Design frameMakerTop, start of the top module:
module frameMakerTop (samplePoint, reset, canRX, isError, isStuff, endOverload, BS_onoff, CRCtype, BRS_Stop, invalidBit, CRCcalc_on, CRCtime, ackValue, IDE, EDL, BRS, isRemote, size, frame, frameReady, isStart);
For scale: roughly 1,300 cells after synthesis, roughly 180 I/O pins, about 9400 µm² of cells after synthesis.
clock: 2.1 ns
lec_check: 0
abc_area: 1
cap_margin: 10
cell_pad_in_sites_detail_placement: 0
core_aspect_ratio: 0.92
core_margin: 2
core_utilization: 71
cts_cluster_diameter: 48
cts_cluster_size: 58
gpl_routability_driven: 0
max_routing_layer: met4
place_density_lb_addon: 0.21
slew_margin: 20
tns_end_percent: 40
run.sh (not shown) runs the stock make flow with config.mk's settings and CLKGATE_MAP_FILE=.
The starting point aborted during global routing.
Rerun with:
CAP_MARGIN = 20   (was 10)
CELL_PAD_IN_SITES_DETAIL_PLACEMENT = unset   (was 0)
CORE_ASPECT_RATIO = unset   (was 0.92)
CORE_UTILIZATION = 40   (was 71)
CTS_CLUSTER_DIAMETER = unset   (was 48)
CTS_CLUSTER_SIZE = unset   (was 58)
GPL_ROUTABILITY_DRIVEN = unset   (was 0)
MAX_ROUTING_LAYER = unset   (was met4)
PLACE_DENSITY_LB_ADDON = unset   (was 0.21)
TNS_END_PERCENT = unset   (was 40)
clock period = 3.26 ns   (was 2.1 ns; I/O delays follow)
Effect:
- This time the run completed with no timing, DRC or antenna violations
- synthesized area stays the same
- synthesized cell count stays the same
- die area went up by well over a third
Rerun with:
CORE_UTILIZATION = 27   (was 40)
clock period = 3.01 ns   (was 3.26 ns; I/O delays follow)
What happened:
- final area goes up by 1.8%
- global-route usage fell by 6.2 points
- utilization went down by 16 points
- worst setup slack is worse by 0.17 ns
- via count rose by 0.30%
- total power went up by 12%
- non-clock buffer count increases by 1
- synthesized cell count does not change
- sequential share of layout area went down by 0.66 points
- sequential cell count stays the same
- register-to-register slack loses 0.22 ns

========
Starting RTL as in the previous note.
## frameMakerTop
module frameMakerTop (samplePoint, reset, canRX, isError, isStuff, endOverload, BS_onoff, CRCtype, BRS_Stop, invalidBit, CRCcalc_on, CRCtime, ackValue, IDE, EDL, BRS, isRemote, size, frame, frameReady, isStart);
export LEC_CHECK = 0
export ABC_AREA = 0
export CAP_MARGIN = 20
export CELL_PAD_IN_SITES_DETAIL_PLACEMENT = 1
export CELL_PAD_IN_SITES_GLOBAL_PLACEMENT = 2
export CORE_ASPECT_RATIO = 1.18
export CORE_MARGIN = 10
export CORE_UTILIZATION = 41
export CTS_CLUSTER_SIZE = 58
export GPL_ROUTABILITY_DRIVEN = 1
export HOLD_SLACK_MARGIN = 0.03
export MAX_ROUTING_LAYER = met4
export PLACE_DENSITY_LB_ADDON = 0.01
export SLEW_MARGIN = 0
export TNS_END_PERCENT = 40
create_clock -name core_clock -period 5.21 [get_ports {samplePoint}]
Edit:
CAP_MARGIN = 0   (was 20)
CELL_PAD_IN_SITES_GLOBAL_PLACEMENT = unset   (was 2)
CORE_ASPECT_RATIO = 0.82   (was 1.18)
CORE_MARGIN = 2   (was 10)
CORE_UTILIZATION = 36   (was 41)
HOLD_SLACK_MARGIN = unset   (was 0.03)
MAX_ROUTING_LAYER = met5   (was met4)
SETUP_SLACK_MARGIN = 0.44   (was unset)
SLEW_MARGIN = 20   (was 0)
What happened: Global-route usage rose by 0.74 points. Hold slack barely changes. Sequential share of layout area falls by 0.40 points. Worst setup slack gains 0.21 ns. Count of clock-buffer cells in the layout went up by 4. Cell area grows by 1.1%. Core utilization is lower by 6.7 points.
Edit:
CAP_MARGIN = 10   (was 0)
CELL_PAD_IN_SITES_DETAIL_PLACEMENT = 0   (was 1)
CORE_UTILIZATION = 59   (was 36)
GPL_ROUTABILITY_DRIVEN = 0   (was 1)
MAX_ROUTING_LAYER = met4   (was met5)
PLACE_DENSITY_LB_ADDON = unset   (was 0.01)
SETUP_SLACK_MARGIN = unset   (was 0.44)
clock period = 2.1 ns   (was 5.21 ns; I/O delays follow)
After rerunning: Power grows by 130%. Worst setup slack loses 2.3 ns. Register-to-register slack loses 2.6 ns. Clock skew grows by 0.0074 ns.
Edit:
ABC_AREA = 1   (was 0)
CAP_MARGIN = 20   (was 10)
CELL_PAD_IN_SITES_DETAIL_PLACEMENT = unset   (was 0)
CORE_ASPECT_RATIO = unset   (was 0.82)
CORE_UTILIZATION = 40   (was 59)
CTS_CLUSTER_SIZE = unset   (was 58)
GPL_ROUTABILITY_DRIVEN = unset   (was 0)
MAX_ROUTING_LAYER = unset   (was met4)
TNS_END_PERCENT = unset   (was 40)
clock period = 3.01 ns   (was 2.1 ns; I/O delays follow)
Outcome: Via count went up by 9.5%; final area went down by 3.1%; synthesized cell count went up by 25%; combinational power went down by 30%; worst hold slack improves by 0.088 ns; power went down by 25%.
Edit:
CORE_UTILIZATION = 72   (was 40)
clock period = 6.77 ns   (was 3.01 ns; I/O delays follow)
The changed run finished with timing, DRC and antenna clean.
Cell count fell by roughly a tenth.
Via count rose by a quarter to a third.
Worst hold slack improved by 0.0090 ns.
Clock power fell by well over a third.
Routed wire length rose by a quarter to a third.
Global-route usage rose by 28 points.
Final area fell by a few percent.
Non-clock buffer count fell by 7.
First-iteration DRC count rose to 4.2 times its value.
Core utilization rose by 41 points.

========
Setup of v19:
frameMakerTop again, from the RTL that the note above started with.
clock: 2.09 ns
lec_check: 0
abc_area: 1
cap_margin: 20
core_aspect_ratio: 0.5
core_margin: 2
core_utilization: 68
cts_cluster_diameter: 331
cts_cluster_size: 95
place_density: 0.43
setup_slack_margin: 0.62
slew_margin: 20
tns_end_percent: 10
Flow for v19 halted at 5_1_grt, error code DPL-0038.
Inputs modified between v19 and v39:
# v19
export LEC_CHECK = 0
export ABC_AREA = 1
export CAP_MARGIN = 20
export CORE_ASPECT_RATIO = 0.5
export CORE_MARGIN = 2
export CORE_UTILIZATION = 68
export CTS_CLUSTER_DIAMETER = 331
export CTS_CLUSTER_SIZE = 95
export PLACE_DENSITY = 0.43
export SETUP_SLACK_MARGIN = 0.62
export SLEW_MARGIN = 20
export TNS_END_PERCENT = 10
create_clock -name core_clock -period 2.09 [get_ports {samplePoint}]
# v39
export LEC_CHECK = 0
export ABC_AREA = 1
export CAP_MARGIN = 20
export CORE_MARGIN = 2
export CORE_UTILIZATION = 40
export SLEW_MARGIN = 20
create_clock -name core_clock -period 5.0 [get_ports {samplePoint}]
--- outcome ---
Summary of v19 and v39: one run falls short of a clean finish, namely v19.
Seen in the log of v19: DPL-0038 during 5_1_grt, after which the run never completed.
Looking at v19 and v39, the sequential element share of the synthesized area is a wash.
Relative to v19, the post-detailed-placement half-perimeter wirelength of v39 is lower by 8.6%.
Number of setup buffers added after CTS down 112 in v39 wrt v19
Height of the chip: v39 vs v19 up 81%
### v39 -> v22
# v39
export LEC_CHECK = 0
export ABC_AREA = 1
export CAP_MARGIN = 20
export CORE_MARGIN = 2
export CORE_UTILIZATION = 40
export SLEW_MARGIN = 20
create_clock -name core_clock -period 5.0 [get_ports {samplePoint}]
# v22
export LEC_CHECK = 0
export ABC_AREA = 1
export CAP_MARGIN = 20
export CORE_MARGIN = 2
export CORE_UTILIZATION = 72
export CTS_CLUSTER_DIAMETER = 372
export PLACE_DENSITY = 0.4
export SLEW_MARGIN = 20
create_clock -name core_clock -period 4.34 [get_ports {samplePoint}]
### Flow results
Design internal power ended up 0.00037 W higher on v22 than on v39. Cmp v22 and v39 / proportion of final cell area spent on non-clock buffers / lower: v39. The lower core footprint came out of v22. The cell area after layout number comes out lower for v22 vs v39. Looking only at combinational power share, and setting everything else aside, the lower value of v22 and v39 goes to v39. In v22, the sequential share of layout area came out 0.84 points above the value in v39. v22 vs v39 — clock buffer instance count of the final layout dropped 9. On first-iteration DRC count, v22 does worse than v39.
[inputs] v58 vs v22
# v22
export LEC_CHECK = 0
export ABC_AREA = 1
export CAP_MARGIN = 20
export CORE_MARGIN = 2
export CORE_UTILIZATION = 72
export CTS_CLUSTER_DIAMETER = 372
export PLACE_DENSITY = 0.4
export SLEW_MARGIN = 20
create_clock -name core_clock -period 4.34 [get_ports {samplePoint}]
# v58
export LEC_CHECK = 0
export ABC_AREA = 1
export CAP_MARGIN = 20
export CORE_MARGIN = 2
export CORE_UTILIZATION = 67
export CTS_CLUSTER_SIZE = 41
export SLEW_MARGIN = 20
create_clock -name core_clock -period 1.7 [get_ports {samplePoint}]
Findings:
v58: it failed with a tool error in 5_1_grt, so there are no final results.
v58: die size higher than v22
v22 → v58: last weighted congestion value of the routability-driven placer -5.7%; placeable core area rose by about 9%.
Modified inputs, v31 compared to v58
# v58
export LEC_CHECK = 0
export ABC_AREA = 1
export CAP_MARGIN = 20
export CORE_MARGIN = 2
export CORE_UTILIZATION = 67
export CTS_CLUSTER_SIZE = 41
export SLEW_MARGIN = 20
create_clock -name core_clock -period 1.7 [get_ports {samplePoint}]
# v31
export LEC_CHECK = 0
export CAP_MARGIN = 20
export CORE_MARGIN = 2
export CORE_UTILIZATION = 38
export CTS_CLUSTER_SIZE = 11
export GPL_TIMING_DRIVEN = 0
export SLEW_MARGIN = 20
create_clock -name core_clock -period 5.0 [get_ports {samplePoint}]
## What came out
- v31 closes out successfully: all stages finished, all timing, DRC and antenna checks passed.
- Area after detailed placement for v31: 340 um^2 down relative to v58
- Against v58, number of placement rows in v31 rose by more than a quarter.
- v31 vs. v58: effective utilization at floorplan went down by 30 points.
- Cmp v31 vs v58: simple-gate area share of the yosys netlist lower in v31
- Looking at chip area estimate from yosys synthesis, v31 sits above v58.
- The floorplan die area of v31 is higher than that of v58.
The following lists how v44 was set up differently from v31:
# v31
export LEC_CHECK = 0
export CAP_MARGIN = 20
export CORE_MARGIN = 2
export CORE_UTILIZATION = 38
export CTS_CLUSTER_SIZE = 11
export GPL_TIMING_DRIVEN = 0
export SLEW_MARGIN = 20
create_clock -name core_clock -period 5.0 [get_ports {samplePoint}]
# v44
export LEC_CHECK = 0
export ABC_AREA = 1
export CAP_MARGIN = 20
export CORE_MARGIN = 2
export CORE_UTILIZATION = 66
export CTS_CLUSTER_DIAMETER = 192
export CTS_CLUSTER_SIZE = 72
export HOLD_SLACK_MARGIN = 0.3
export SLEW_MARGIN = 20
create_clock -name core_clock -period 1.67 [get_ports {samplePoint}]
Findings:
- Synthesized cell area improves in v44 relative to v31.
- The count of buffers added by post-CTS timing repair for setup reported for v44 is greater than that of v31 by 91.
- Among v31 and v44, the run that stopped before the end is v44, and it is the only one.
- Per the comparison of v44 with v31, height of the die has decreased; synthesized cell count has increased; async set-reset flop share out of synthesis has remained practically unchanged.
- The synthesis area per yosys reported for v44 is smaller than that of v31 by 250 um^2.
- Looking at port buffer count across v31 and v44, the one that comes out higher is v44.
No activity file was given, so power comes from the tool's default toggle rates.
